Design component, start of the top module:
module component (
    input  wire         clk,
    input  wire         rst,
    input  wire [31:0]  fifo1_data_in,
    input  wire [31:0]  fifo2_data_in,
    input  wire [31:0]  fifo3_data_in,
    input  wire         fifo1_write_en,
    input  wire         fifo2_write_en,
    input  wire         fifo3_write_en,
    input  wire         fifo1_read_en,
    input  wire         fifo2_read_en,
    input  wire         fifo3_read_en,
    output wire [31:0]  result_out,
    output wire         fifo1_empty,
    output wire         fifo2_empty,
    output wire         fifo3_empty,
    output wire         fifo1_full,
    output wire         fifo2_full,
    output wire         fifo3_full
);
Settings: LEC_CHECK=0, ABC_AREA=0, CAP_MARGIN=20, CELL_PAD_IN_SITES_DETAIL_PLACEMENT=1, CELL_PAD_IN_SITES_GLOBAL_PLACEMENT=3, CORE_ASPECT_RATIO=0.73, CORE_MARGIN=4, CORE_UTILIZATION=43, CTS_CLUSTER_DIAMETER=28, CTS_CLUSTER_SIZE=54, GPL_ROUTABILITY_DRIVEN=1, GPL_TIMING_DRIVEN=1, MAX_ROUTING_LAYER=met4, MIN_ROUTING_LAYER=met2, PLACE_DENSITY=0.94, SETUP_SLACK_MARGIN=0.88, SLEW_MARGIN=10, TNS_END_PERCENT=45; clock period 17.8 ns.
run.sh (not shown) runs the stock make flow with config.mk's settings and CLKGATE_MAP_FILE=.
The baseline went through all stages and came out clean.
==> next run, changes <==
ABC_AREA = not set   (was 0)
CELL_PAD_IN_SITES_DETAIL_PLACEMENT = not set   (was 1)
CELL_PAD_IN_SITES_GLOBAL_PLACEMENT = not set   (was 3)
CORE_ASPECT_RATIO = not set   (was 0.73)
CORE_MARGIN = 2   (was 4)
CORE_UTILIZATION = 57   (was 43)
CTS_CLUSTER_DIAMETER = not set   (was 28)
CTS_CLUSTER_SIZE = not set   (was 54)
GPL_ROUTABILITY_DRIVEN = not set   (was 1)
GPL_TIMING_DRIVEN = not set   (was 1)
MAX_ROUTING_LAYER = not set   (was met4)
MIN_ROUTING_LAYER = not set   (was met2)
PLACE_DENSITY = 0.6   (was 0.94)
SETUP_SLACK_MARGIN = not set   (was 0.88)
SLEW_MARGIN = 20   (was 10)
TNS_END_PERCENT = not set   (was 45)
clock period = 7.91 ns   (was 17.8 ns; I/O delays follow)
Result: Now the flow ran to the end with violations: setup timing; hold slack is worse by 0.0050 ns; design area is higher by 0.84%; sequential share of layout area is lower by 0.31 points.
==> next run, changes <==
CORE_UTILIZATION = 45   (was 57)
clock period = 12.8 ns   (was 7.91 ns; I/O delays follow)
What happened: The changed run passed the timing, DRC and antenna checks; count of clock-buffer cells in the layout goes up by 9; wire length drops by a few percent; via count fell by a few percent; cell count is higher slightly.


Starting RTL as in the previous note.
clock: 17.8 ns
lec_check: 0
abc_area: 0
cap_margin: 20
cell_pad_in_sites_detail_placement: 1
cell_pad_in_sites_global_placement: 3
core_aspect_ratio: 0.73
core_margin: 4
core_utilization: 43
cts_cluster_diameter: 28
cts_cluster_size: 54
gpl_routability_driven: 1
gpl_timing_driven: 1
max_routing_layer: met4
min_routing_layer: met2
place_density: 0.94
setup_slack_margin: 0.88
slew_margin: 30
tns_end_percent: 45
The starting point completed without violations.
Then changed:
- CELL_PAD_IN_SITES_DETAIL_PLACEMENT: 1 -> not set
- CELL_PAD_IN_SITES_GLOBAL_PLACEMENT: 3 -> not set
- CORE_ASPECT_RATIO: 0.73 -> not set
- CORE_MARGIN: 4 -> 10
- CORE_UTILIZATION: 43 -> 57
- CTS_CLUSTER_DIAMETER: 28 -> 389
- CTS_CLUSTER_SIZE: 54 -> not set
- GPL_ROUTABILITY_DRIVEN: 1 -> not set
- GPL_TIMING_DRIVEN: 1 -> not set
- MIN_ROUTING_LAYER: met2 -> not set
- PLACE_DENSITY: 0.94 -> not set
- PLACE_DENSITY_LB_ADDON: not set -> 0.22
- SETUP_SLACK_MARGIN: 0.88 -> 0.75
- SLEW_MARGIN: 30 -> 20
- TNS_END_PERCENT: 45 -> not set
- clock period: 17.8 -> 11.8 ns (I/O delays scaled with it)
=> The new run finished but fails on negative setup slack. Register-to-register slack degrades by 5.7 ns. Setup slack degrades by 1.8 ns. Count of clock-buffer cells in the layout shrinks by 216. Via count shrinks by a quarter to a third. Global-route usage shrinks by 16 points.
Then changed:
- ABC_AREA: 0 -> not set
- CORE_MARGIN: 10 -> 2
- CORE_UTILIZATION: 57 -> 45
- CTS_CLUSTER_DIAMETER: 389 -> not set
- MAX_ROUTING_LAYER: met4 -> not set
- PLACE_DENSITY: not set -> 0.6
- PLACE_DENSITY_LB_ADDON: 0.22 -> not set
- SETUP_SLACK_MARGIN: 0.75 -> not set
- clock period: 11.8 -> 10.1 ns (I/O delays scaled with it)
What happened: The new run finished with negative setup slack left. Die area rises by 17%. Worst hold slack gets better by 0.0083 ns. Routed wire length rises by 3.2%. Synthesized area is unchanged. Global-route usage falls by 4.1 points. Setup slack gets worse by 1.3 ns. Final cell count rises by 6.1%. Non-clock buffer count rises by 84.
Then changed:
- CORE_UTILIZATION: 45 -> 60
- CTS_CLUSTER_SIZE: not set -> 60
- clock period: 10.1 -> 8.79 ns (I/O delays scaled with it)
What happened: The new run reached the layout checks and failed them: negative setup slack. Design area is lower by 0.43%. Register-to-register slack gets worse by 1.4 ns. Critical path depth is higher by 2. Area after synthesis stays the same. Sequential cell count stays the same. Global-route usage is higher by 9.0 points. Clock-buffer cell count is lower by 10. Routed wire length is lower by about 1.4%. Sequential share of layout area is higher by 0.16 points.
